===== flow/config.mk =====
export PLATFORM = sky130hd
export DESIGN_NAME = top_module
export DESIGN_NICKNAME = top_module
export VERILOG_FILES = /design/flow/design.v
export SDC_FILE = /design/flow/constraint.sdc
export NUM_CORES = 4
export LEC_CHECK = 0
export CAP_MARGIN = 20
export CORE_MARGIN = 2
export CORE_UTILIZATION = 68
export MAX_ROUTING_LAYER = met4
export PLACE_DENSITY = 0.67
export SLEW_MARGIN = 20
export TNS_END_PERCENT = 5

===== flow/constraint.sdc =====
create_clock -name core_clock -period 36.1 [get_ports {clk}]
set_input_delay 7.2200 -clock core_clock [delete_from_list [all_inputs] [get_ports {clk}]]
set_output_delay 7.2200 -clock core_clock [all_outputs]
set_load 0.01 [all_outputs]

===== flow/design.v =====
module alu (
    input  [18:0] a,
    input  [18:0] b,
    input  [4:0]  opcode,
    output reg [37:0] outau
);
always @(*) begin
    case (opcode)
        5'b00000: outau = {19'b0, a + b};         
        5'b00001: outau = {19'b0, a - b};         
        5'b00010: outau = a * b;                  
        5'b00011: outau = (b != 0) ? {19'b0, a / b} : 38'b0;  
        5'b00100: outau = {19'b0, a + 19'd1};     
        5'b00101: outau = {19'b0, a - 19'd1};     
        5'b00110: outau = {19'b0, a & b};         
        5'b00111: outau = {19'b0, a | b};         
        5'b01000: outau = {19'b0, a ^ b};         
        5'b01001: outau = {19'b0, ~a};            
        default : outau = 38'b0;                  
    endcase
end
endmodule
module program_counter (
    input clk,
    input rst,
    input pc_enable,
    input [1:0] pc_sel,            
    input [18:0] target_addr,      
    output reg [18:0] pc
);
always @(posedge clk or posedge rst) begin
    if (rst) begin
        pc <= 19'd0;
    end 
    else if (pc_enable) begin
        case (pc_sel)
            2'b00: pc <= pc + 1;         
            2'b01: pc <= target_addr;        
            2'b10: pc <= target_addr;        
            2'b11: pc <= target_addr;        
        endcase
    end
end
endmodule
module inst_reg (
    input clk,
    input load_IR,
    input [18:0] ins,               
    output reg [4:0] opcode,        
    output reg [3:0] rs1, rs2, rd,  
    output reg [13:0] addr_imm,     
    output reg [5:0] branch_offset  
);
    localparam OPC_ADD   = 5'd0,
               OPC_SUB   = 5'd1,
               OPC_MUL   = 5'd2,
               OPC_DIV   = 5'd3,
               OPC_INC   = 5'd4,
               OPC_DEC   = 5'd5,
               OPC_AND   = 5'd6,
               OPC_OR    = 5'd7,
               OPC_XOR   = 5'd8,
               OPC_NOT   = 5'd9,
               OPC_LD    = 5'd10,
               OPC_ST    = 5'd11,
               OPC_BEQ   = 5'd12,
               OPC_BNE   = 5'd13,
               OPC_JMP   = 5'd14,
               OPC_CALL  = 5'd15;
    always @(posedge clk) begin
        if (load_IR) begin
            opcode <= ins[18:14];
            rs1 <= 4'd0;
            rs2 <= 4'd0;
            rd <= 4'd0;
            addr_imm <= 14'd0;
            branch_offset <= 6'd0;
            case (ins[18:14])
                OPC_ADD, OPC_SUB, OPC_MUL, OPC_DIV,
                OPC_INC, OPC_DEC, OPC_AND, OPC_OR,
                OPC_XOR, OPC_NOT: begin
                    rs1 <= ins[13:10];
                    rs2 <= ins[9:6];
                    rd  <= ins[5:2];
                end
                OPC_LD, OPC_ST: begin
                    rs1 <= ins[13:10];             
                    rs2 <= ins[9:6];               
                    addr_imm <= {8'd0, ins[5:0]};  
                end
                OPC_BEQ, OPC_BNE: begin
                    rs1 <= ins[13:10];            
                    rs2 <= ins[9:6];              
                    branch_offset <= ins[5:0];    
                end
                OPC_JMP, OPC_CALL: begin
                    addr_imm <= ins[13:0];        
                end
                default: begin
                end
            endcase
        end
    end
endmodule
module reg_file (
    input clk,
    input rst,
    input reg_write,                  
    input [4:0] read_reg1,            
    input [4:0] read_reg2,            
    input [4:0] write_reg,            
    input [18:0] write_data,          
    output [18:0] read_data1,         
    output [18:0] read_data2          
);
    reg [18:0] registers [0:31];
    assign read_data1 = registers[read_reg1];
    assign read_data2 = registers[read_reg2];
    integer i;
    always @(posedge clk or posedge rst) begin
        if (rst) begin
            for (i = 0; i < 32; i = i + 1)
                registers[i] <= 19'd0;
        end else if (reg_write) begin
                        registers[write_reg] <= write_data;
        end
    end
endmodule
module control_unit (
    input clk, rst,
    input [4:0] opcode,                     	 
    input regs_equal,				 
    output reg mem_read,			 
    output reg mem_write,			 
    output reg reg_write,			 
    output reg load_IR,				 
    output reg pc_enable,			 
    output reg [4:0] ALU_op,			 
    output reg [1:0] pc_sel,			 
    output halted				 
);
    parameter FETCH = 3'b000, EXECUTE = 3'b001, MEMORY = 3'b010,
              WRITBK = 3'b011, CONTROL = 3'b100, HALT = 3'b101;
    reg [2:0] state, next_state;
    assign halted = (state == HALT);
    always @(posedge clk or posedge rst) begin
        if (rst)
            state <= FETCH;
        else
            state <= next_state;
    end
    always @(*) begin
        case (state)
            FETCH: next_state = EXECUTE;
            EXECUTE: begin
                case (opcode)
                    5'b01010, 5'b01011: next_state = MEMORY;   				 
                    5'b01100, 5'b01101, 5'b01110, 5'b01111: next_state = CONTROL;	 
                    5'b00000, 5'b00001, 5'b00010, 5'b00011, 5'b00100,
                    5'b00101, 5'b00110, 5'b00111, 5'b01000, 5'b01001: next_state = WRITBK;  
                    5'b11111: next_state = HALT;					 
                    default: next_state = FETCH;					 
                endcase
            end
            MEMORY: begin
                if (opcode == 5'b01010)
                    next_state = WRITBK;	  
                else
                    next_state = FETCH;  	 
            end
            WRITBK: next_state = FETCH;
            CONTROL: next_state = FETCH;
            HALT: next_state = HALT;
            default: next_state = FETCH;
        endcase
    end
    always @(*) begin
        mem_read = 0;
        mem_write = 0;
        reg_write = 0;
        load_IR = 0;
        pc_enable = 0;
        ALU_op = 5'b00000;
        pc_sel = 2'b00;
        case (state)
            FETCH: begin
                mem_read = 1;
                load_IR = 1;
                pc_enable = 1;
                pc_sel = 2'b00;
            end
            EXECUTE: begin
                ALU_op = opcode;
            end
            MEMORY: begin
                if (opcode == 5'b01010)
                    mem_read = 1;        
                else
                    mem_write = 1;       
            end
            WRITBK: begin
                ALU_op = opcode;
                if (opcode != 5'b01011)  
                    reg_write = 1;
            end
            CONTROL: begin
                case (opcode)
                    5'b01100: begin pc_enable = regs_equal;  pc_sel = 2'b01; end  
                    5'b01101: begin pc_enable = !regs_equal; pc_sel = 2'b01; end  
                    5'b01110, 5'b01111: begin pc_enable = 1; pc_sel = 2'b10; end  
                    default: ;
                endcase
            end
            default: ;
        endcase
    end
endmodule
module top_module (
    input clk,
    input rst,
    output [18:0] imem_addr,               
    input  [18:0] imem_rdata,              
    output [8:0]  dmem_addr,               
    input  [18:0] dmem_rdata,              
    output [18:0] dmem_wdata,              
    output        dmem_we,                 
    output        halt                     
);
    wire [4:0] opcode;
    wire [3:0] rs1, rs2, rd;
    wire [13:0] addr_imm;
    wire [5:0] branch_offset;
    wire [4:0] alu_opcode;
    wire [1:0] pc_sel;
    wire [18:0] reg_data1, reg_data2;
    wire [37:0] alu_result;
    wire mem_read, mem_write, reg_write, load_IR, pc_enable;
    wire [18:0] pc_value;
    wire [18:0] target_addr;
    reg [18:0] mem_read_data;
    always @(posedge clk) begin
        if (mem_read)
            mem_read_data <= dmem_rdata;
    end
    wire is_load = (opcode == 5'b01010);
    wire [3:0]  wb_reg  = is_load ? rs2 : rd;
    wire [18:0] wb_data = is_load ? mem_read_data : alu_result[18:0];
    wire [18:0] ea      = reg_data1 + {5'd0, addr_imm};
    assign imem_addr  = pc_value;
    assign dmem_addr  = ea[8:0];
    assign dmem_wdata = reg_data2;
    assign dmem_we    = mem_write;
    assign target_addr = (pc_sel == 2'b01) ? (pc_value + {{13{branch_offset[5]}}, branch_offset}) : {5'd0, addr_imm};
    program_counter PC (
        .clk(clk),
        .rst(rst),
        .pc_enable(pc_enable),
        .pc_sel(pc_sel),
        .target_addr(target_addr),
        .pc(pc_value)
    );
    inst_reg IR (
        .clk(clk),
        .load_IR(load_IR),
        .ins(imem_rdata),
        .opcode(opcode),
        .rs1(rs1),
        .rs2(rs2),
        .rd(rd),
        .addr_imm(addr_imm),
        .branch_offset(branch_offset)
    );
    control_unit CU (
        .clk(clk),
        .rst(rst),
        .opcode(opcode),
        .regs_equal(reg_data1 == reg_data2),
        .mem_read(mem_read),
        .mem_write(mem_write),
        .reg_write(reg_write),
        .load_IR(load_IR),
        .pc_enable(pc_enable),
        .ALU_op(alu_opcode),
        .pc_sel(pc_sel),
        .halted(halt)
    );
    reg_file RF (
        .clk(clk),
        .rst(rst),
        .reg_write(reg_write),
        .read_reg1({1'b0, rs1}),
        .read_reg2({1'b0, rs2}),
        .write_reg({1'b0, wb_reg}),
        .write_data(wb_data),
        .read_data1(reg_data1),
        .read_data2(reg_data2)
    );
    alu ALU (
        .a(reg_data1),
        .b(reg_data2),
        .opcode(alu_opcode),
        .outau(alu_result)
    );
endmodule

===== flow/run.sh =====
#!/bin/bash
# the make line also repeats each setting of config.mk as NAME=value (left out here)
make -C /OpenROAD-flow-scripts/flow DESIGN_CONFIG=/design/flow/config.mk WORK_HOME=/design/flow/orfs CLKGATE_MAP_FILE= finish

==> node_exporter_impl.prom, run 1 <==
# HELP chip_impl_metric Physical implementation figures
# TYPE chip_impl_metric gauge
chip_impl_info{name="status",value="finished with violations"} 1
chip_impl_info{name="violatedChecks",value="negative setup slack"} 1
chip_impl_info{name="synthDominantAreaCellType",value="sky130_fd_sc_hd__dfrtp_1"} 1
chip_impl_metric{name="remaining_drc_errors",unit=""} 0
chip_impl_info{name="min_path_type",value="flip-flop to flip-flop"} 1
chip_impl_info{name="cp-startpoint",value="IR.rs2[0]$_SDFFCE_PN0P_"} 1
chip_impl_metric{name="first_global_vias",unit=""} 40978
chip_impl_info{name="cp-end-kind",value="flip-flop"} 1
chip_impl_metric{name="max_freq",unit="MHz"} 26.9
chip_impl_info{name="post_synth_main_area_contributors",value="sky130_fd_sc_hd__dfrtp_1, sky130_fd_sc_hd__ha_1, sky130_fd_sc_hd__fa_1, sky130_fd_sc_hd__a21oi_1, sky130_fd_sc_hd__nand2_1"} 1
chip_impl_metric{name="route.detailed.vias_per_inst",unit=""} 7.24
chip_impl_metric{name="max_cap_viol_count",unit=""} 0
chip_impl_metric{name="seq_area_frac_synth",unit="%"} 24.9
chip_impl_metric{name="regToRegSetupSlack",unit="ns"} -1.01
chip_impl_info{name="cts_tree",value="built"} 1
chip_impl_metric{name="number_of_enable_type_register_cells_in_the_synthesized_netlist",unit=""} 56
chip_impl_metric{name="register_bit_count_reported_by_yosys",unit=""} 385
chip_impl_info{name="r2r-end",value="RF.registers[10][0]$_DFFE_PP0P_"} 1
chip_impl_metric{name="critical_path_required",unit="ns"} 36.49
chip_impl_metric{name="synth-cells-yosys",unit=""} 4796
chip_impl_info{name="postSynth.topFlopCell",value="sky130_fd_sc_hd__dfrtp_1"} 1
chip_impl_metric{name="fp.dieH",unit="µm"} 246
chip_impl_metric{name="ys_sh_adder",unit="%"} 17.7
chip_impl_metric{name="crit_cells",unit=""} 197
chip_impl_metric{name="ys_area",unit="µm²"} 39700
chip_impl_info{name="critical_path.startpoint_type",value="flip-flop"} 1
chip_impl_info{name="reg2reg_from",value="IR.rs2[0]$_SDFFCE_PN0P_"} 1
chip_impl_metric{name="holdPathStages",unit=""} 1
chip_impl_metric{name="maximum_number_of_pins_on_one_net_before_global_route_repair",unit=""} 112
chip_impl_metric{name="post-synth-top-area-fraction",unit="%"} 20.6
chip_impl_metric{name="fill_cells",unit=""} 3811
chip_impl_metric{name="clock_transition_at_the_register_clock_pins_on_the_worst_setup_and_hold_paths_after_cts",unit="ns"} 0.07
chip_impl_metric{name="whs",unit="ns"} 0.482
chip_impl_metric{name="fp_util",unit="%"} 68.8
chip_impl_metric{name="fp.dieArea",unit="µm²"} 60300
chip_impl_metric{name="post_place_cells",unit=""} 5787
chip_impl_metric{name="detail_route.iter0.violations",unit=""} 7175
chip_impl_metric{name="drt-wirelength-per-cell",unit="µm"} 28.1
chip_impl_metric{name="clk-insertion-delay-late",unit="ns"} 0.56
chip_impl_metric{name="hpwl",unit="µm"} 114000
chip_impl_metric{name="synthToLayoutAreaGrowth",unit="%"} 18.6
chip_impl_metric{name="post_synth_ao_oa_area_fraction",unit="%"} 24.3
chip_impl_metric{name="period_needed",unit="ns"} 37.11
chip_impl_info{name="crit_slowest_cell",value="sky130_fd_sc_hd__edfxtp_1"} 1
chip_impl_metric{name="drt_first_pass_iters",unit=""} 20
chip_impl_metric{name="synthCells",unit=""} 4796
chip_impl_metric{name="detailroute.via_count",unit=""} 43162
chip_impl_metric{name="fin_cells",unit=""} 5958
chip_impl_metric{name="grt_util_all_layers",unit="%"} 54.5
chip_impl_metric{name="worst-endpoint-arrival",unit="ns"} 37.49
chip_impl_info{name="endpoint",value="RF.registers[10][0]$_DFFE_PP0P_"} 1
chip_impl_metric{name="layout.nets",unit=""} 5681
chip_impl_metric{name="worst-path-buf-inv",unit=""} 15
chip_impl_info{name="timing.setup.critical_path_class",value="flip-flop to flip-flop"} 1
chip_impl_metric{name="finalSetupViolCount",unit=""} 16
chip_impl_metric{name="antenna_left",unit=""} 0
chip_impl_metric{name="critPathMaxFanout",unit=""} 20
chip_impl_metric{name="final-hold-violation-count",unit=""} 0
chip_impl_metric{name="clock_skew",unit="ns"} 0.0312
chip_impl_metric{name="xor_area_share",unit="%"} 4.22
chip_impl_info{name="synth.comb.largest_family",value="AND-OR/OR-AND gates"} 1
chip_impl_metric{name="async_reset_ff_share",unit="%"} 84.7
chip_impl_metric{name="slowest_delay",unit="ns"} 0.47
chip_impl_metric{name="remaining_global_route_overflow",unit=""} 0
chip_impl_metric{name="coreArea",unit="µm²"} 57700
chip_impl_metric{name="synth-simple-area-share",unit="%"} 17.9
chip_impl_metric{name="cts_hold_buf",unit=""} 0
chip_impl_metric{name="grt_antenna_before_repair",unit=""} 8
chip_impl_info{name="netlist_top_cells_count",value="sky130_fd_sc_hd__nand2_1, sky130_fd_sc_hd__nor2_1, sky130_fd_sc_hd__a21oi_1"} 1
chip_impl_metric{name="floorplan.io_pins",unit=""} 89
chip_impl_metric{name="ctsLongestPathBuffers",unit=""} 3
chip_impl_metric{name="total_of_buffers_placed_on_input_and_output_ports",unit=""} 88
chip_impl_metric{name="setup_slack",unit="ns"} -1.01
chip_impl_metric{name="cts_buffers",unit=""} 37
chip_impl_info{name="path_common_cell",value="sky130_fd_sc_hd__o21a_1"} 1
chip_impl_metric{name="finalWeightedCongestion",unit=""} 1.14
chip_impl_metric{name="timing_max_transition_violations_final",unit=""} 0
chip_impl_info{name="crit_family",value="AND-OR/OR-AND gates"} 1
chip_impl_metric{name="htree_levels",unit=""} 2
chip_impl_info{name="worstHoldEndpoint",value="CU.state[2]$_DFF_PP0_"} 1
chip_impl_metric{name="synth-warning-count",unit=""} 7
chip_impl_metric{name="fp.dieW",unit="µm"} 246
chip_impl_metric{name="post_layout_period_usage_of_the_worst_path",unit="%"} 103
chip_impl_metric{name="worst-r2r-cell-count",unit=""} 197
chip_impl_metric{name="postSynthNetCount",unit=""} 5321
chip_impl_metric{name="grt_pass1_wl",unit="µm"} 242000
chip_impl_metric{name="max_slew_margin",unit="%"} 12.0
chip_impl_info{name="cts_root_buffer",value="sky130_fd_sc_hd__clkbuf_16"} 1
chip_impl_metric{name="worstMarginPinSlew",unit="ns"} 1.31
chip_impl_info{name="grt_setup_unrepaired",value="yes"} 1
chip_impl_metric{name="post_synth_instance_area",unit="µm²"} 39700
chip_impl_info{name="most_common_cell",value="sky130_fd_sc_hd__nand2_1"} 1
chip_impl_metric{name="post_synth_num_cell_types",unit=""} 111
chip_impl_metric{name="postRouteWirelength",unit="µm"} 167000
chip_impl_metric{name="num_rows",unit=""} 88
chip_impl_metric{name="cts.sinks",unit=""} 385
chip_impl_metric{name="mux_share",unit="%"} 4.98
chip_impl_metric{name="syn_avg_cell_area",unit="µm²"} 8.27
chip_impl_metric{name="log.warning_count",unit=""} 77
routing by layer:
| layer | up-vias | GRT usage, % | part of all wire, % |
|---|---|---|---|
| li1 | 18037 | - | - |
| met1 | 20105 | 65.8 | 35 |
| met2 | 3790 | 73.5 | 39 |
| met3 | 1230 | 25.2 | 18 |
| met4 | 0 | 32.6 | 8.5 |
| met5 | - | - | 0 |
final cells by class:
type / count / area (µm²) / area share, %
tap: 765 / 957 / 2.03
clock buffer: 49 / 1020 / 2.17
inverter: 308 / 1170 / 2.48
clock inverter: 16 / 224 / 0.476
multi-input combinational: 3830 / 28900 / 61.3
antenna: 11 / 27.5 / 0.0585
sequential: 385 / 9900 / 21.0
timing repair buffer: 594 / 4910 / 10.4
stage by stage:
step	util (%)	area, µm²	TNS [ns]	worst slack, ns
after CTS	79.6	45900	-1.82	-0.155
after global placement	76.8	44300	0	0.0308
after floorplan	-	40500	-9.13	-0.620
after global routing	81.6	47100	-54.30	-2.71
final	81.6	47100	-15.57	-1.01
after detailed placement	76.8	44300	-15.51	-1.03
what timing repair did:
item,CTS,global route
gates resized,48,119
setup endpoints to repair,16,32
cloned,0,3
pin swaps,31,123
setup buffers,28,64
==> run 2: changes to the inputs <==
Settings changed: CORE_MARGIN 2 to 8, CORE_UTILIZATION 68 to 40, MAX_ROUTING_LAYER met4 to not set, MIN_ROUTING_LAYER set to met2, PLACE_DENSITY 0.67 to 0.9, SETUP_SLACK_MARGIN set to 5.0, TNS_END_PERCENT 5 to not set.
Clock period 36.1 ns to 38.5 ns, I/O delays scaled along.
==> run 2 against run 1 <==
The run now fails in global routing (5_1_grt); die size up 82%; synthesized area unchanged; synthesized cell count unchanged.
==> node_exporter_impl.prom, run 2 <==
# HELP chip_impl_metric Flow report values
# TYPE chip_impl_metric gauge
chip_impl_metric{name="seq_area_frac_synth",unit="%"} 24.9
chip_impl_metric{name="post_synth_ao_oa_area_fraction",unit="%"} 24.3
chip_impl_metric{name="post-place-ws",unit="ns"} -0.389
chip_impl_metric{name="fp_util",unit="%"} 40.3
chip_impl_info{name="post_synth_main_area_contributors",value="sky130_fd_sc_hd__dfrtp_1, sky130_fd_sc_hd__ha_1, sky130_fd_sc_hd__fa_1, sky130_fd_sc_hd__a21oi_1, sky130_fd_sc_hd__nand2_1"} 1
chip_impl_metric{name="number_of_enable_type_register_cells_in_the_synthesized_netlist",unit=""} 56
chip_impl_metric{name="coreArea",unit="µm²"} 98400
chip_impl_metric{name="synth-warning-count",unit=""} 7
chip_impl_metric{name="hpwl",unit="µm"} 140000
chip_impl_metric{name="floorplan.io_pins",unit=""} 89
chip_impl_info{name="stop_stage",value="global routing (5_1_grt)"} 1
chip_impl_metric{name="ctsLongestPathBuffers",unit=""} 3
chip_impl_metric{name="fp.dieH",unit="µm"} 331
chip_impl_metric{name="cts.sinks",unit=""} 385
chip_impl_info{name="error",value="[ERROR GRT-0232] Routing congestion too high. Check the congestion heatmap in the GUI."} 1
chip_impl_info{name="postSynth.topFlopCell",value="sky130_fd_sc_hd__dfrtp_1"} 1
chip_impl_metric{name="finalWeightedCongestion",unit=""} 1.10
chip_impl_metric{name="ys_area",unit="µm²"} 39700
chip_impl_metric{name="mux_share",unit="%"} 4.98
chip_impl_metric{name="fp.dieW",unit="µm"} 331
chip_impl_metric{name="synth-cells-yosys",unit=""} 4796
chip_impl_info{name="most_common_cell",value="sky130_fd_sc_hd__nand2_1"} 1
chip_impl_info{name="synth.comb.largest_family",value="AND-OR/OR-AND gates"} 1
chip_impl_metric{name="num_rows",unit=""} 115
chip_impl_metric{name="synth-simple-area-share",unit="%"} 17.9
chip_impl_metric{name="post_synth_num_cell_types",unit=""} 111
chip_impl_metric{name="postSynthNetCount",unit=""} 5321
chip_impl_info{name="status",value="aborted with a tool error"} 1
chip_impl_metric{name="total_of_buffers_placed_on_input_and_output_ports",unit=""} 88
chip_impl_metric{name="synthCells",unit=""} 4796
chip_impl_info{name="synthDominantAreaCellType",value="sky130_fd_sc_hd__dfrtp_1"} 1
chip_impl_metric{name="async_reset_ff_share",unit="%"} 84.7
chip_impl_info{name="cts_root_buffer",value="sky130_fd_sc_hd__clkbuf_16"} 1
chip_impl_metric{name="grt_util_all_layers",unit="%"} 60.6
chip_impl_metric{name="htree_levels",unit=""} 2
chip_impl_metric{name="cts_buffers",unit=""} 41
chip_impl_info{name="netlist_top_cells_count",value="sky130_fd_sc_hd__nand2_1, sky130_fd_sc_hd__nor2_1, sky130_fd_sc_hd__a21oi_1"} 1
chip_impl_metric{name="remaining_global_route_overflow",unit=""} 1
chip_impl_metric{name="syn_avg_cell_area",unit="µm²"} 8.27
chip_impl_metric{name="post-synth-top-area-fraction",unit="%"} 20.6
chip_impl_metric{name="post_synth_instance_area",unit="µm²"} 39700
chip_impl_metric{name="xor_area_share",unit="%"} 4.22
chip_impl_metric{name="register_bit_count_reported_by_yosys",unit=""} 385
chip_impl_metric{name="fp.dieArea",unit="µm²"} 110000
chip_impl_metric{name="ys_sh_adder",unit="%"} 17.7
run 2: per-layer routing:
layer	global-route usage [%]	GRT overflow
met1	-	-
met2	61.2	0
met3	73.2	1
met4	40.2	0
met5	55.5	0
run 2: stage by stage:
stage	instance area (µm²)	instances
after floorplan	40500	4796
after global placement	44800	6288
after detailed placement	44800	6288
after CTS	49400	6584
run 2: repair_timing:
item                       CTS
gates cloned                10
hold endpoints to repair     0
setup endpoints to repair   48
pin swaps                  114
gates resized              257
buffers inserted           210
hold buffers                 0
==> run 3: changes to the inputs <==
Settings changed: CAP_MARGIN 20 to 40, CELL_PAD_IN_SITES_GLOBAL_PLACEMENT set to 2, CORE_MARGIN 8 to 2, CORE_UTILIZATION 40 to 17, CTS_CLUSTER_DIAMETER set to 168, GPL_ROUTABILITY_DRIVEN set to 1, MAX_ROUTING_LAYER set to met4, MIN_ROUTING_LAYER met2 to not set, PLACE_DENSITY 0.9 to 0.81.
Clock period 38.5 ns to 33.4 ns, I/O delays scaled along.
==> run 3 against run 2 <==
The layout now fails its checks (negative setup slack); die size grew 120%; synthesized area is the same; synthesized cell count is the same.
==> node_exporter_impl.prom, run 3 <==
# HELP chip_impl_metric Physical implementation figures
# TYPE chip_impl_metric gauge
chip_impl_info{name="status",value="finished with violations"} 1
chip_impl_info{name="violatedChecks",value="negative setup slack"} 1
chip_impl_info{name="netlist_top_cells_count",value="sky130_fd_sc_hd__nand2_1, sky130_fd_sc_hd__nor2_1, sky130_fd_sc_hd__a21oi_1"} 1
chip_impl_metric{name="layout.nets",unit=""} 6572
chip_impl_metric{name="num_rows",unit=""} 177
chip_impl_info{name="r2r-end",value="RF.registers[15][0]$_DFFE_PP0P_"} 1
chip_impl_metric{name="regToRegSetupSlack",unit="ns"} -3.32
chip_impl_info{name="synth.comb.largest_family",value="AND-OR/OR-AND gates"} 1
chip_impl_metric{name="maximum_number_of_pins_on_one_net_before_global_route_repair",unit=""} 149
chip_impl_metric{name="max_cap_viol_count",unit=""} 0
chip_impl_metric{name="log.warning_count",unit=""} 74
chip_impl_metric{name="antenna_left",unit=""} 0
chip_impl_metric{name="number_of_enable_type_register_cells_in_the_synthesized_netlist",unit=""} 56
chip_impl_metric{name="finalSetupViolCount",unit=""} 32
chip_impl_metric{name="post_synth_instance_area",unit="µm²"} 39700
chip_impl_metric{name="grt_util_met1",unit="%"} 21.9
chip_impl_metric{name="hpwl",unit="µm"} 151000
chip_impl_metric{name="mux_share",unit="%"} 4.98
chip_impl_metric{name="remaining_drc_errors",unit=""} 0
chip_impl_metric{name="grt_pass1_wl",unit="µm"} 301000
chip_impl_metric{name="final-comb-area",unit="µm²"} 29300
chip_impl_metric{name="grt_antenna_before_repair",unit=""} 11
chip_impl_info{name="crit_slowest_cell",value="sky130_fd_sc_hd__a2111o_1"} 1
chip_impl_metric{name="post_place_cells",unit=""} 8826
chip_impl_info{name="crit_family",value="AND-OR/OR-AND gates"} 1
chip_impl_metric{name="setup_slack",unit="ns"} -3.32
chip_impl_metric{name="post_synth_num_cell_types",unit=""} 111
chip_impl_metric{name="timing_max_transition_violations_final",unit=""} 0
chip_impl_metric{name="fp.dieH",unit="µm"} 487
chip_impl_metric{name="postRouteWirelength",unit="µm"} 208000
chip_impl_metric{name="floorplan.io_pins",unit=""} 89
chip_impl_metric{name="fin_cells",unit=""} 9132
chip_impl_metric{name="grt_util_all_layers",unit="%"} 17.5
chip_impl_metric{name="final-hold-violation-count",unit=""} 0
chip_impl_metric{name="syn_avg_cell_area",unit="µm²"} 8.27
chip_impl_metric{name="ys_sh_adder",unit="%"} 17.7
chip_impl_metric{name="grtUsageMet2",unit="%"} 27.3
chip_impl_info{name="grt_most_used_layer",value="met2"} 1
chip_impl_metric{name="fp.dieArea",unit="µm²"} 237000
chip_impl_metric{name="seq_area_frac_synth",unit="%"} 24.9
chip_impl_metric{name="worst-endpoint-arrival",unit="ns"} 37.23
chip_impl_info{name="grt_setup_unrepaired",value="yes"} 1
chip_impl_metric{name="max_slew_margin",unit="%"} 29.0
chip_impl_metric{name="worst-r2r-cell-count",unit=""} 211
chip_impl_metric{name="synth-cells-yosys",unit=""} 4796
chip_impl_metric{name="finalWeightedCongestion",unit=""} 0.977
chip_impl_metric{name="post_synth_ao_oa_area_fraction",unit="%"} 24.3
chip_impl_info{name="cp-end-kind",value="flip-flop"} 1
chip_impl_info{name="post_synth_main_area_contributors",value="sky130_fd_sc_hd__dfrtp_1, sky130_fd_sc_hd__ha_1, sky130_fd_sc_hd__fa_1, sky130_fd_sc_hd__a21oi_1, sky130_fd_sc_hd__nand2_1"} 1
chip_impl_metric{name="synth-simple-area-share",unit="%"} 17.9
chip_impl_info{name="path_common_cell",value="sky130_fd_sc_hd__buf_4"} 1
chip_impl_metric{name="slowest_delay",unit="ns"} 0.56
chip_impl_metric{name="route.detailed.vias_per_inst",unit=""} 4.80
chip_impl_metric{name="xor_area_share",unit="%"} 4.22
chip_impl_metric{name="coreArea",unit="µm²"} 232000
chip_impl_metric{name="htree_levels",unit=""} 2
chip_impl_metric{name="ff_latch_area",unit="µm²"} 9900
chip_impl_metric{name="detail_route.iter0.violations",unit=""} 4559
chip_impl_metric{name="synthCells",unit=""} 4796
chip_impl_metric{name="register_bit_count_reported_by_yosys",unit=""} 385
chip_impl_metric{name="worstMarginPinSlew",unit="ns"} 1.07
chip_impl_metric{name="postSynthNetCount",unit=""} 5321
chip_impl_metric{name="post-synth-top-area-fraction",unit="%"} 20.6
chip_impl_metric{name="global_route.usage.met3",unit="%"} 2.90
chip_impl_metric{name="cts_buffers",unit=""} 46
chip_impl_metric{name="ys_area",unit="µm²"} 39700
chip_impl_info{name="endpoint",value="RF.registers[15][0]$_DFFE_PP0P_"} 1
chip_impl_info{name="synthDominantAreaCellType",value="sky130_fd_sc_hd__dfrtp_1"} 1
chip_impl_metric{name="crit_cells",unit=""} 211
chip_impl_metric{name="post_layout_period_usage_of_the_worst_path",unit="%"} 110
chip_impl_info{name="timing.setup.critical_path_class",value="flip-flop to flip-flop"} 1
chip_impl_info{name="most_common_cell",value="sky130_fd_sc_hd__nand2_1"} 1
chip_impl_metric{name="async_reset_ff_share",unit="%"} 84.7
chip_impl_info{name="cts_root_buffer",value="sky130_fd_sc_hd__clkbuf_16"} 1
chip_impl_metric{name="critical_path_required",unit="ns"} 33.91
chip_impl_metric{name="clk-insertion-delay-late",unit="ns"} 0.67
chip_impl_metric{name="cts.sinks",unit=""} 385
chip_impl_metric{name="clock_skew",unit="ns"} 0.0521
chip_impl_metric{name="cts_hold_buf",unit=""} 0
chip_impl_metric{name="ctsLongestPathBuffers",unit=""} 3
chip_impl_metric{name="synth-warning-count",unit=""} 7
chip_impl_metric{name="period_needed",unit="ns"} 36.72
chip_impl_metric{name="fp_util",unit="%"} 17.1
chip_impl_metric{name="synthToLayoutAreaGrowth",unit="%"} 45.6
chip_impl_info{name="cts_tree",value="built"} 1
chip_impl_metric{name="total_of_buffers_placed_on_input_and_output_ports",unit=""} 88
chip_impl_metric{name="drt_first_pass_iters",unit=""} 8
chip_impl_metric{name="worst-path-buf-inv",unit=""} 61
chip_impl_metric{name="fill_cells",unit=""} 25025
chip_impl_metric{name="holdPathStages",unit=""} 1
chip_impl_info{name="cp-startpoint",value="IR.rs2[0]$_SDFFCE_PN0P_"} 1
chip_impl_info{name="worstHoldEndpoint",value="CU.state[2]$_DFF_PP0_"} 1
chip_impl_metric{name="critPathMaxFanout",unit=""} 9
chip_impl_metric{name="max_freq",unit="MHz"} 27.2
chip_impl_info{name="critical_path.startpoint_type",value="flip-flop"} 1
chip_impl_metric{name="remaining_global_route_overflow",unit=""} 0
chip_impl_metric{name="drt-wirelength-per-cell",unit="µm"} 22.8
chip_impl_metric{name="first_global_vias",unit=""} 43619
chip_impl_info{name="reg2reg_from",value="IR.rs2[0]$_SDFFCE_PN0P_"} 1
chip_impl_info{name="postSynth.topFlopCell",value="sky130_fd_sc_hd__dfrtp_1"} 1
chip_impl_info{name="min_path_type",value="flip-flop to flip-flop"} 1
chip_impl_metric{name="fp.dieW",unit="µm"} 487
chip_impl_metric{name="detailroute.via_count",unit=""} 43793
chip_impl_metric{name="clock_transition_at_the_register_clock_pins_on_the_worst_setup_and_hold_paths_after_cts",unit="ns"} 0.07
run 3: layer usage:
| layer | part of all wire, % | wire length (µm) | vias to the layer above |
|---|---|---|---|
| met5 | 0 | 0 | - |
| met3 | 7.9 | 16500 | 487 |
| met2 | 45 | 93100 | 1920 |
| met4 | 5.9 | 12300 | 0 |
| li1 | - | - | 19836 |
| met1 | 41 | 86400 | 21550 |
run 3: cell type report:
| type | count | area share, % |
|---|---|---|
| multi-input cells | 3830 | 50.7 |
| repair buffers | 1476 | 20.7 |
| flip-flops and latches | 385 | 17.1 |
| well taps | 3043 | 6.59 |
| clock buffers | 60 | 2.24 |
| inverters | 308 | 2.02 |
| clock inverters | 22 | 0.576 |
| diodes | 8 | 0.0346 |
run 3: what timing repair did:
item / CTS / global route
setup buffers: 168 / 35
pin swaps: 106 / 67
gates cloned: 5 / 2
resized: 202 / 62
endpoints found under the setup margin: 80 / 80
hold endpoints to repair: 0 / 0
run 3: per-stage QoR:
| stage | worst slack [ns] | utilization (%) | area (µm²) | hold slack, ns | setup TNS, ns |
|---|---|---|---|---|---|
| 6_report | -3.32 | 24.9 | 57800 | 0.428 | -71.96 |
| 5_1_grt | -4.93 | 24.9 | 57800 | 0.457 | -120.06 |
| 4_1_cts | -2.52 | 24.6 | 57100 | 0.431 | -46.55 |
| 3_5_place_dp | -4.62 | 22.9 | 53200 | 0.424 | -114.17 |
| 3_3_place_gp | -3.87 | 22.8 | 53000 | 0.428 | -90.45 |
| 2_1_floorplan | -3.32 | - | 40500 | 0.412 | -71.50 |
==> run 4: changes to the inputs <==
Settings changed: ABC_AREA set to 1, CAP_MARGIN 40 to 20, CELL_PAD_IN_SITES_GLOBAL_PLACEMENT 2 to not set, CORE_ASPECT_RATIO set to 0.81, CORE_UTILIZATION 17 to 70, CTS_CLUSTER_DIAMETER 168 to not set, CTS_CLUSTER_SIZE set to 14, MAX_ROUTING_LAYER met4 to met5, PLACE_DENSITY 0.81 to not set, PLACE_DENSITY_LB_ADDON set to 0.05, SETUP_SLACK_MARGIN 5.0 to 4.25.
Clock period 33.4 ns to 27.8 ns, I/O delays scaled along.
==> run 4 against run 3 <==
The run now fails in clock tree synthesis (4_1_cts); synthesized area decreased by 0.53%; die size decreased by 75%; synthesized cell count increased by 19%.
==> node_exporter_impl.prom, run 4 <==
# HELP chip_impl_metric Flow report values
# TYPE chip_impl_metric gauge
chip_impl_metric{name="xor_area_share",unit="%"} 3.99
chip_impl_info{name="stop_stage",value="clock tree synthesis (4_1_cts)"} 1
chip_impl_info{name="synth.comb.largest_family",value="simple AND/OR/NAND/NOR gates"} 1
chip_impl_info{name="post_synth_main_area_contributors",value="sky130_fd_sc_hd__dfrtp_1, sky130_fd_sc_hd__nand2_1, sky130_fd_sc_hd__ha_1, sky130_fd_sc_hd__nor2_1, sky130_fd_sc_hd__fa_1"} 1
chip_impl_metric{name="postPlaceCellArea",unit="µm²"} 48600
chip_impl_info{name="synthDominantAreaCellType",value="sky130_fd_sc_hd__dfrtp_1"} 1
chip_impl_metric{name="post-synth-top-area-fraction",unit="%"} 20.7
chip_impl_metric{name="syn_avg_cell_area",unit="µm²"} 6.90
chip_impl_metric{name="async_reset_ff_share",unit="%"} 84.7
chip_impl_metric{name="postSynthNetCount",unit=""} 6249
chip_impl_metric{name="synth-warning-count",unit=""} 7
chip_impl_info{name="most_common_cell",value="sky130_fd_sc_hd__nand2_1"} 1
chip_impl_metric{name="total_of_buffers_placed_on_input_and_output_ports",unit=""} 88
chip_impl_metric{name="seq_area_frac_synth",unit="%"} 25.1
chip_impl_metric{name="post_synth_ao_oa_area_fraction",unit="%"} 14.7
chip_impl_metric{name="post_synth_instance_area",unit="µm²"} 39500
chip_impl_metric{name="mux_share",unit="%"} 0
chip_impl_metric{name="coreArea",unit="µm²"} 55800
chip_impl_metric{name="fp_util",unit="%"} 70.7
chip_impl_metric{name="number_of_enable_type_register_cells_in_the_synthesized_netlist",unit=""} 56
chip_impl_metric{name="ys_sh_adder",unit="%"} 17.8
chip_impl_metric{name="floorplan.io_pins",unit=""} 89
chip_impl_metric{name="post_synth_num_cell_types",unit=""} 71
chip_impl_metric{name="ys_area",unit="µm²"} 39500
chip_impl_metric{name="fp.dieArea",unit="µm²"} 58300
chip_impl_metric{name="synth-cells-yosys",unit=""} 5724
chip_impl_info{name="status",value="aborted with a tool error"} 1
chip_impl_info{name="postSynth.topFlopCell",value="sky130_fd_sc_hd__dfrtp_1"} 1
chip_impl_metric{name="finalWeightedCongestion",unit=""} 1.13
chip_impl_info{name="error",value="[ERROR DPL-0033] detailed placement checks failed during check placement."} 1
chip_impl_metric{name="synth-simple-area-share",unit="%"} 29.6
chip_impl_metric{name="register_bit_count_reported_by_yosys",unit=""} 385
chip_impl_metric{name="hpwl",unit="µm"} 127000
chip_impl_metric{name="fp.dieH",unit="µm"} 218
chip_impl_metric{name="num_rows",unit=""} 78
chip_impl_info{name="netlist_top_cells_count",value="sky130_fd_sc_hd__nand2_1, sky130_fd_sc_hd__nor2_1, sky130_fd_sc_hd__inv_1"} 1
chip_impl_metric{name="fp.dieW",unit="µm"} 268
chip_impl_metric{name="synthCells",unit=""} 5724
==> run 4: per-stage QoR <==
step / setup WS (ns) / hold WS [ns] / cells
floorplan: -6.94 / 0.412 / 5724
detailed placement: -8.65 / 0.421 / 7327
global placement: -5.99 / 0.420 / 7324
==> run 5: changes to the inputs <==
Settings changed: CELL_PAD_IN_SITES_GLOBAL_PLACEMENT set to 2, CORE_ASPECT_RATIO 0.81 to 1.93, CORE_MARGIN 2 to 7, CORE_UTILIZATION 70 to 72, CTS_CLUSTER_DIAMETER set to 137, CTS_CLUSTER_SIZE 14 to 96, GPL_ROUTABILITY_DRIVEN 1 to 0, GPL_TIMING_DRIVEN set to 1, MAX_ROUTING_LAYER met5 to met4, MIN_ROUTING_LAYER set to met1, PLACE_DENSITY_LB_ADDON 0.05 to 0.08, SETUP_SLACK_MARGIN 4.25 to 1.32, SLEW_MARGIN 20 to 35, TNS_END_PERCENT set to 55.
Clock period 27.8 ns to 36.9 ns, I/O delays scaled along.
==> run 5 against run 4 <==
The flow stops in global placement without I/O (3_1_place_gp_skip_io); synthesized area is the same; synthesized cell count is the same; die size grew 6.2%.
==> node_exporter_impl.prom, run 5 <==
# HELP chip_impl_metric Flow report values
# TYPE chip_impl_metric gauge
chip_impl_metric{name="fp.dieArea",unit="µm²"} 61900
chip_impl_metric{name="post_synth_ao_oa_area_fraction",unit="%"} 14.7
chip_impl_metric{name="syn_avg_cell_area",unit="µm²"} 6.90
chip_impl_metric{name="fp.dieW",unit="µm"} 183
chip_impl_metric{name="coreArea",unit="µm²"} 54300
chip_impl_metric{name="post_synth_instance_area",unit="µm²"} 39500
chip_impl_info{name="post_synth_main_area_contributors",value="sky130_fd_sc_hd__dfrtp_1, sky130_fd_sc_hd__nand2_1, sky130_fd_sc_hd__ha_1, sky130_fd_sc_hd__nor2_1, sky130_fd_sc_hd__fa_1"} 1
chip_impl_metric{name="num_rows",unit=""} 119
chip_impl_metric{name="number_of_enable_type_register_cells_in_the_synthesized_netlist",unit=""} 56
chip_impl_info{name="error",value="[ERROR FLW-0024] Place density exceeds 1.0 (current PLACE_DENSITY_LB_ADDON =  0.08). Please check if the value of  PLACE_DENSITY_LB_ADDON is between 0 and 0.99."} 1
chip_impl_info{name="most_common_cell",value="sky130_fd_sc_hd__nand2_1"} 1
chip_impl_metric{name="xor_area_share",unit="%"} 3.99
chip_impl_metric{name="async_reset_ff_share",unit="%"} 84.7
chip_impl_info{name="netlist_top_cells_count",value="sky130_fd_sc_hd__nand2_1, sky130_fd_sc_hd__nor2_1, sky130_fd_sc_hd__inv_1"} 1
chip_impl_metric{name="fp.dieH",unit="µm"} 339
chip_impl_metric{name="post-synth-top-area-fraction",unit="%"} 20.7
chip_impl_metric{name="ys_area",unit="µm²"} 39500
chip_impl_metric{name="register_bit_count_reported_by_yosys",unit=""} 385
chip_impl_info{name="postSynth.topFlopCell",value="sky130_fd_sc_hd__dfrtp_1"} 1
chip_impl_info{name="stop_stage",value="global placement without I/O (3_1_place_gp_skip_io)"} 1
chip_impl_metric{name="synth-cells-yosys",unit=""} 5724
chip_impl_metric{name="post_synth_num_cell_types",unit=""} 71
chip_impl_info{name="status",value="aborted with a tool error"} 1
chip_impl_metric{name="mux_share",unit="%"} 0
chip_impl_metric{name="synth-warning-count",unit=""} 7
chip_impl_metric{name="synth-simple-area-share",unit="%"} 29.6
chip_impl_info{name="synth.comb.largest_family",value="simple AND/OR/NAND/NOR gates"} 1
chip_impl_info{name="synthDominantAreaCellType",value="sky130_fd_sc_hd__dfrtp_1"} 1
chip_impl_metric{name="postSynthNetCount",unit=""} 6249
chip_impl_metric{name="ys_sh_adder",unit="%"} 17.8
chip_impl_metric{name="seq_area_frac_synth",unit="%"} 25.1
chip_impl_metric{name="fp_util",unit="%"} 72.6
chip_impl_metric{name="synthCells",unit=""} 5724
==> run 6: changes to the inputs <==
Settings changed: CELL_PAD_IN_SITES_GLOBAL_PLACEMENT 2 to not set, CORE_ASPECT_RATIO 1.93 to 0.81, CORE_MARGIN 7 to 3, CORE_UTILIZATION 72 to 65, CTS_CLUSTER_DIAMETER 137 to not set, CTS_CLUSTER_SIZE 96 to 14, GPL_ROUTABILITY_DRIVEN 0 to 1, GPL_TIMING_DRIVEN 1 to not set, MAX_ROUTING_LAYER met4 to met5, MIN_ROUTING_LAYER met1 to not set, PLACE_DENSITY set to 0.39, PLACE_DENSITY_LB_ADDON 0.08 to not set, SETUP_SLACK_MARGIN 1.32 to 2.07, SLEW_MARGIN 35 to 20, TNS_END_PERCENT 55 to not set.
Clock period 36.9 ns to 23.2 ns, I/O delays scaled along.
==> run 6 against run 5 <==
The run fails in global routing (5_1_grt); synthesized area unchanged; synthesized cell count unchanged; die size up 2.9%.
==> node_exporter_impl.prom, run 6 <==
# HELP chip_impl_metric Flow report values
# TYPE chip_impl_metric gauge
chip_impl_metric{name="post_synth_ao_oa_area_fraction",unit="%"} 14.7
chip_impl_metric{name="synth-simple-area-share",unit="%"} 29.6
chip_impl_metric{name="async_reset_ff_share",unit="%"} 84.7
chip_impl_metric{name="cts.sinks",unit=""} 385
chip_impl_metric{name="synth-cells-yosys",unit=""} 5724
chip_impl_metric{name="synth-warning-count",unit=""} 7
chip_impl_metric{name="fp_util",unit="%"} 66.4
chip_impl_info{name="post_synth_main_area_contributors",value="sky130_fd_sc_hd__dfrtp_1, sky130_fd_sc_hd__nand2_1, sky130_fd_sc_hd__ha_1, sky130_fd_sc_hd__nor2_1, sky130_fd_sc_hd__fa_1"} 1
chip_impl_metric{name="cts_buffers",unit=""} 35
chip_impl_metric{name="syn_avg_cell_area",unit="µm²"} 6.90
chip_impl_metric{name="postSynthNetCount",unit=""} 6249
chip_impl_metric{name="number_of_enable_type_register_cells_in_the_synthesized_netlist",unit=""} 56
chip_impl_metric{name="ctsLongestPathBuffers",unit=""} 3
chip_impl_metric{name="postPlaceCellArea",unit="µm²"} 48700
chip_impl_info{name="postSynth.topFlopCell",value="sky130_fd_sc_hd__dfrtp_1"} 1
chip_impl_metric{name="grt_util_all_layers",unit="%"} 77.7
chip_impl_metric{name="remaining_global_route_overflow",unit=""} 120
chip_impl_metric{name="post-place-ws",unit="ns"} -13.34
chip_impl_metric{name="post_synth_instance_area",unit="µm²"} 39500
chip_impl_metric{name="hpwl",unit="µm"} 129000
chip_impl_info{name="stop_stage",value="global routing (5_1_grt)"} 1
chip_impl_metric{name="total_of_buffers_placed_on_input_and_output_ports",unit=""} 88
chip_impl_metric{name="fp.dieArea",unit="µm²"} 63700
chip_impl_metric{name="post-synth-top-area-fraction",unit="%"} 20.7
chip_impl_metric{name="ys_area",unit="µm²"} 39500
chip_impl_metric{name="ys_sh_adder",unit="%"} 17.8
chip_impl_metric{name="num_rows",unit=""} 80
chip_impl_metric{name="seq_area_frac_synth",unit="%"} 25.1
chip_impl_metric{name="xor_area_share",unit="%"} 3.99
chip_impl_info{name="netlist_top_cells_count",value="sky130_fd_sc_hd__nand2_1, sky130_fd_sc_hd__nor2_1, sky130_fd_sc_hd__inv_1"} 1
chip_impl_info{name="most_common_cell",value="sky130_fd_sc_hd__nand2_1"} 1
chip_impl_metric{name="floorplan.io_pins",unit=""} 89
chip_impl_info{name="error",value="[ERROR GRT-0116] Global routing finished with congestion. Check the congestion regions in the DRC Viewer."} 1
chip_impl_metric{name="htree_levels",unit=""} 2
chip_impl_metric{name="mux_share",unit="%"} 0
chip_impl_info{name="status",value="aborted with a tool error"} 1
chip_impl_info{name="synth.comb.largest_family",value="simple AND/OR/NAND/NOR gates"} 1
chip_impl_metric{name="register_bit_count_reported_by_yosys",unit=""} 385
chip_impl_metric{name="finalWeightedCongestion",unit=""} 1.12
chip_impl_info{name="cts_root_buffer",value="sky130_fd_sc_hd__clkbuf_16"} 1
chip_impl_metric{name="post_synth_num_cell_types",unit=""} 71
chip_impl_metric{name="coreArea",unit="µm²"} 59500
chip_impl_info{name="synthDominantAreaCellType",value="sky130_fd_sc_hd__dfrtp_1"} 1
chip_impl_metric{name="synthCells",unit=""} 5724
chip_impl_metric{name="fp.dieH",unit="µm"} 228
chip_impl_metric{name="fp.dieW",unit="µm"} 280
## run 6: per-layer routing
metal	track usage [%]	GRT overflow
met1	81.0	8
met2	90.4	60
met3	67.0	7
met4	68.2	44
met5	39.9	1
## run 6: through the flow
stage,utilization (%),cells
floorplan,-,5724
global placement,81.8,7355
detailed placement,81.9,7357
CTS,88.8,7697
## run 6: what timing repair did
action	4_1_cts
pin swaps	188
hold buffers	0
gates cloned	4
setup endpoints to repair	112
gates resized	229
buffers inserted	280
==> run 7: changes to the inputs <==
Settings changed: CELL_PAD_IN_SITES_GLOBAL_PLACEMENT set to 2, CORE_ASPECT_RATIO 0.81 to 1.93, CORE_MARGIN 3 to 7, CORE_UTILIZATION 65 to 72, CTS_CLUSTER_SIZE 14 to 96, GPL_ROUTABILITY_DRIVEN 1 to 0, GPL_TIMING_DRIVEN set to 1, MAX_ROUTING_LAYER met5 to met4, MIN_ROUTING_LAYER set to met2, PLACE_DENSITY 0.39 to not set, SETUP_SLACK_MARGIN 2.07 to 1.32, SLEW_MARGIN 20 to 35.
Clock period 23.2 ns to 39.2 ns, I/O delays scaled along.
==> run 7 against run 6 <==
The flow stops in global placement without I/O (3_1_place_gp_skip_io); synthesized cell count is the same; die size shrank 2.8%; synthesized area is the same.
==> node_exporter_impl.prom, run 7 <==
# HELP chip_impl_metric Flow report values
# TYPE chip_impl_metric gauge
chip_impl_info{name="status",value="aborted with a tool error"} 1
chip_impl_info{name="stop_stage",value="global placement without I/O (3_1_place_gp_skip_io)"} 1
chip_impl_info{name="error",value="[ERROR GPL-0301] Utilization 141.887 % exceeds 100%."} 1
chip_impl_metric{name="syn_avg_cell_area",unit="µm²"} 6.90
chip_impl_metric{name="coreArea",unit="µm²"} 54300
chip_impl_metric{name="post_synth_ao_oa_area_fraction",unit="%"} 14.7
chip_impl_info{name="netlist_top_cells_count",value="sky130_fd_sc_hd__nand2_1, sky130_fd_sc_hd__nor2_1, sky130_fd_sc_hd__inv_1"} 1
chip_impl_info{name="most_common_cell",value="sky130_fd_sc_hd__nand2_1"} 1
chip_impl_metric{name="synth-warning-count",unit=""} 7
chip_impl_metric{name="synth-cells-yosys",unit=""} 5724
chip_impl_metric{name="mux_share",unit="%"} 0
chip_impl_metric{name="ys_sh_adder",unit="%"} 17.8
chip_impl_info{name="synthDominantAreaCellType",value="sky130_fd_sc_hd__dfrtp_1"} 1
chip_impl_metric{name="synth-simple-area-share",unit="%"} 29.6
chip_impl_metric{name="register_bit_count_reported_by_yosys",unit=""} 385
chip_impl_metric{name="fp_util",unit="%"} 72.6
chip_impl_metric{name="ys_area",unit="µm²"} 39500
chip_impl_metric{name="number_of_enable_type_register_cells_in_the_synthesized_netlist",unit=""} 56
chip_impl_metric{name="seq_area_frac_synth",unit="%"} 25.1
chip_impl_metric{name="synthCells",unit=""} 5724
chip_impl_info{name="postSynth.topFlopCell",value="sky130_fd_sc_hd__dfrtp_1"} 1
chip_impl_metric{name="fp.dieW",unit="µm"} 183
chip_impl_info{name="synth.comb.largest_family",value="simple AND/OR/NAND/NOR gates"} 1
chip_impl_metric{name="post-synth-top-area-fraction",unit="%"} 20.7
chip_impl_metric{name="xor_area_share",unit="%"} 3.99
chip_impl_metric{name="fp.dieH",unit="µm"} 339
chip_impl_metric{name="fp.dieArea",unit="µm²"} 61900
chip_impl_metric{name="async_reset_ff_share",unit="%"} 84.7
chip_impl_info{name="post_synth_main_area_contributors",value="sky130_fd_sc_hd__dfrtp_1, sky130_fd_sc_hd__nand2_1, sky130_fd_sc_hd__ha_1, sky130_fd_sc_hd__nor2_1, sky130_fd_sc_hd__fa_1"} 1
chip_impl_metric{name="post_synth_num_cell_types",unit=""} 71
chip_impl_metric{name="postSynthNetCount",unit=""} 6249
chip_impl_metric{name="post_synth_instance_area",unit="µm²"} 39500
chip_impl_metric{name="num_rows",unit=""} 119
==> run 8: changes to the inputs <==
Settings changed: CELL_PAD_IN_SITES_GLOBAL_PLACEMENT 2 to not set, CORE_ASPECT_RATIO 1.93 to 0.5, CORE_MARGIN 7 to 2, CORE_UTILIZATION 72 to 69, CTS_CLUSTER_DIAMETER set to 206, CTS_CLUSTER_SIZE 96 to 98, GPL_ROUTABILITY_DRIVEN 0 to not set, GPL_TIMING_DRIVEN 1 to not set, MAX_ROUTING_LAYER met4 to not set, MIN_ROUTING_LAYER met2 to not set, SETUP_SLACK_MARGIN 1.32 to not set, SLEW_MARGIN 35 to 20, TNS_END_PERCENT set to 15.
Clock period 39.2 ns to 11.8 ns, I/O delays scaled along.
==> run 8 against run 7 <==
The run fails in global routing (5_1_grt); synthesized area unchanged; synthesized cell count unchanged; die size decreased by 4.3%.
==> node_exporter_impl.prom, run 8 <==
# HELP chip_impl_metric Flow report values
# TYPE chip_impl_metric gauge
chip_impl_info{name="synthDominantAreaCellType",value="sky130_fd_sc_hd__dfrtp_1"} 1
chip_impl_metric{name="number_of_enable_type_register_cells_in_the_synthesized_netlist",unit=""} 56
chip_impl_metric{name="coreArea",unit="µm²"} 56000
chip_impl_metric{name="ys_area",unit="µm²"} 39500
chip_impl_metric{name="fp.dieH",unit="µm"} 173
chip_impl_metric{name="mux_share",unit="%"} 0
chip_impl_metric{name="synth-cells-yosys",unit=""} 5724
chip_impl_metric{name="xor_area_share",unit="%"} 3.99
chip_impl_metric{name="post-place-ws",unit="ns"} -25.56
chip_impl_metric{name="finalWeightedCongestion",unit=""} 1.14
chip_impl_info{name="status",value="aborted with a tool error"} 1
chip_impl_metric{name="fp.dieArea",unit="µm²"} 59300
chip_impl_metric{name="seq_area_frac_synth",unit="%"} 25.1
chip_impl_metric{name="post_place_cells",unit=""} 7421
chip_impl_metric{name="hpwl",unit="µm"} 130000
chip_impl_info{name="post_synth_main_area_contributors",value="sky130_fd_sc_hd__dfrtp_1, sky130_fd_sc_hd__nand2_1, sky130_fd_sc_hd__ha_1, sky130_fd_sc_hd__nor2_1, sky130_fd_sc_hd__fa_1"} 1
chip_impl_metric{name="fp.dieW",unit="µm"} 342
chip_impl_metric{name="post_synth_num_cell_types",unit=""} 71
chip_impl_metric{name="async_reset_ff_share",unit="%"} 84.7
chip_impl_info{name="error",value="[ERROR GRT-0116] Global routing finished with congestion. Check the congestion regions in the DRC Viewer."} 1
chip_impl_info{name="postSynth.topFlopCell",value="sky130_fd_sc_hd__dfrtp_1"} 1
chip_impl_metric{name="num_rows",unit=""} 61
chip_impl_metric{name="fp_util",unit="%"} 70.5
chip_impl_metric{name="post_synth_instance_area",unit="µm²"} 39500
chip_impl_metric{name="ctsLongestPathBuffers",unit=""} 3
chip_impl_metric{name="total_of_buffers_placed_on_input_and_output_ports",unit=""} 88
chip_impl_metric{name="grt_util_all_layers",unit="%"} 76.9
chip_impl_info{name="synth.comb.largest_family",value="simple AND/OR/NAND/NOR gates"} 1
chip_impl_info{name="stop_stage",value="global routing (5_1_grt)"} 1
chip_impl_metric{name="floorplan.io_pins",unit=""} 89
chip_impl_metric{name="post_synth_ao_oa_area_fraction",unit="%"} 14.7
chip_impl_metric{name="synth-simple-area-share",unit="%"} 29.6
chip_impl_info{name="netlist_top_cells_count",value="sky130_fd_sc_hd__nand2_1, sky130_fd_sc_hd__nor2_1, sky130_fd_sc_hd__inv_1"} 1
chip_impl_metric{name="postSynthNetCount",unit=""} 6249
chip_impl_metric{name="remaining_global_route_overflow",unit=""} 88
chip_impl_metric{name="synthCells",unit=""} 5724
chip_impl_info{name="most_common_cell",value="sky130_fd_sc_hd__nand2_1"} 1
chip_impl_metric{name="postPlaceCellArea",unit="µm²"} 49200
chip_impl_metric{name="cts.sinks",unit=""} 385
chip_impl_metric{name="synth-warning-count",unit=""} 7
chip_impl_metric{name="cts_buffers",unit=""} 7
chip_impl_metric{name="syn_avg_cell_area",unit="µm²"} 6.90
chip_impl_metric{name="register_bit_count_reported_by_yosys",unit=""} 385
chip_impl_metric{name="htree_levels",unit=""} 1
chip_impl_info{name="cts_root_buffer",value="sky130_fd_sc_hd__clkbuf_16"} 1
chip_impl_metric{name="ys_sh_adder",unit="%"} 17.8
chip_impl_metric{name="post-synth-top-area-fraction",unit="%"} 20.7
==> run 8: routing by layer <==
layer | GRT overflow | global-route usage [%]
met1 | 7 | 79.8
met2 | 52 | 90.3
met4 | 27 | 66.7
met3 | 2 | 66.5
met5 | 0 | 37.1
==> run 8: through the flow <==
stage	utilization (%)
2_1_floorplan	-
3_3_place_gp	87.7
3_5_place_dp	87.8
4_1_cts	90.7
==> run 8: repair_timing <==
item                       4_1_cts
buffers inserted               119
setup endpoints to repair      192
cloned                           1
hold buffers                     0
gates resized                  121
pin swaps                      113
==> run 9: changes to the inputs <==
Settings changed: CORE_ASPECT_RATIO 0.5 to not set, CORE_UTILIZATION 69 to 72, CTS_CLUSTER_DIAMETER 206 to 344, CTS_CLUSTER_SIZE 98 to 96, PLACE_DENSITY set to 0.41, TNS_END_PERCENT 15 to not set.
==> run 9 against run 8 <==
The run again fails in global routing (5_1_grt); synthesized area is the same; die size shrank 4.3%; synthesized cell count is the same.
==> node_exporter_impl.prom, run 9 <==
# HELP chip_impl_metric Flow report values
# TYPE chip_impl_metric gauge
chip_impl_metric{name="seq_area_frac_synth",unit="%"} 25.1
chip_impl_metric{name="synth-simple-area-share",unit="%"} 29.6
chip_impl_metric{name="mux_share",unit="%"} 0
chip_impl_metric{name="remaining_global_route_overflow",unit=""} 445
chip_impl_metric{name="syn_avg_cell_area",unit="µm²"} 6.90
chip_impl_metric{name="async_reset_ff_share",unit="%"} 84.7
chip_impl_metric{name="ys_sh_adder",unit="%"} 17.8
chip_impl_info{name="postSynth.topFlopCell",value="sky130_fd_sc_hd__dfrtp_1"} 1
chip_impl_info{name="error",value="[ERROR GRT-0116] Global routing finished with congestion. Check the congestion regions in the DRC Viewer."} 1
chip_impl_metric{name="grt_util_all_layers",unit="%"} 87.7
chip_impl_info{name="synthDominantAreaCellType",value="sky130_fd_sc_hd__dfrtp_1"} 1
chip_impl_info{name="status",value="aborted with a tool error"} 1
chip_impl_metric{name="cts.sinks",unit=""} 385
chip_impl_metric{name="register_bit_count_reported_by_yosys",unit=""} 385
chip_impl_info{name="most_common_cell",value="sky130_fd_sc_hd__nand2_1"} 1
chip_impl_metric{name="synth-warning-count",unit=""} 7
chip_impl_info{name="synth.comb.largest_family",value="simple AND/OR/NAND/NOR gates"} 1
chip_impl_metric{name="post_synth_ao_oa_area_fraction",unit="%"} 14.7
chip_impl_metric{name="post_synth_instance_area",unit="µm²"} 39500
chip_impl_metric{name="fp_util",unit="%"} 73.1
chip_impl_metric{name="synthCells",unit=""} 5724
chip_impl_metric{name="total_of_buffers_placed_on_input_and_output_ports",unit=""} 88
chip_impl_metric{name="coreArea",unit="µm²"} 54000
chip_impl_metric{name="fp.dieW",unit="µm"} 238
chip_impl_metric{name="floorplan.io_pins",unit=""} 89
chip_impl_metric{name="synth-cells-yosys",unit=""} 5724
chip_impl_metric{name="htree_levels",unit=""} 1
chip_impl_metric{name="finalWeightedCongestion",unit=""} 1.17
chip_impl_metric{name="cts_buffers",unit=""} 8
chip_impl_metric{name="num_rows",unit=""} 85
chip_impl_info{name="cts_root_buffer",value="sky130_fd_sc_hd__clkbuf_16"} 1
chip_impl_metric{name="postSynthNetCount",unit=""} 6249
chip_impl_metric{name="number_of_enable_type_register_cells_in_the_synthesized_netlist",unit=""} 56
chip_impl_metric{name="fp.dieH",unit="µm"} 238
chip_impl_metric{name="post-synth-top-area-fraction",unit="%"} 20.7
chip_impl_metric{name="cts_hold_buf",unit=""} 0
chip_impl_metric{name="xor_area_share",unit="%"} 3.99
chip_impl_metric{name="fp.dieArea",unit="µm²"} 56700
chip_impl_info{name="stop_stage",value="global routing (5_1_grt)"} 1
chip_impl_info{name="post_synth_main_area_contributors",value="sky130_fd_sc_hd__dfrtp_1, sky130_fd_sc_hd__nand2_1, sky130_fd_sc_hd__ha_1, sky130_fd_sc_hd__nor2_1, sky130_fd_sc_hd__fa_1"} 1
chip_impl_metric{name="post_synth_num_cell_types",unit=""} 71
chip_impl_metric{name="ctsLongestPathBuffers",unit=""} 3
chip_impl_metric{name="hpwl",unit="µm"} 128000
chip_impl_metric{name="ys_area",unit="µm²"} 39500
chip_impl_metric{name="post-place-ws",unit="ns"} -25.66
chip_impl_metric{name="post_place_cells",unit=""} 7262
chip_impl_info{name="netlist_top_cells_count",value="sky130_fd_sc_hd__nand2_1, sky130_fd_sc_hd__nor2_1, sky130_fd_sc_hd__inv_1"} 1
==> run 9: timing repair <==
action,CTS
endpoints found under the hold margin,0
gates resized,137
gates cloned,3
buffers inserted,139
endpoints found under the setup margin,193
pin swaps,128
==> run 9: layer usage <==
| layer | GRT usage (%) | overflow |
|---|---|---|
| met5 | 58.3 | 4 |
| met3 | 79.7 | 42 |
| met2 | 98.0 | 230 |
| met4 | 87.1 | 128 |
| met1 | 86.9 | 41 |
==> run 9: metrics by stage <==
step / instance area (µm²) / util (%)
after floorplan: 40200 / -
after global placement: 48500 / 89.7
after detailed placement: 48500 / 89.7
after CTS: 50500 / 93.6
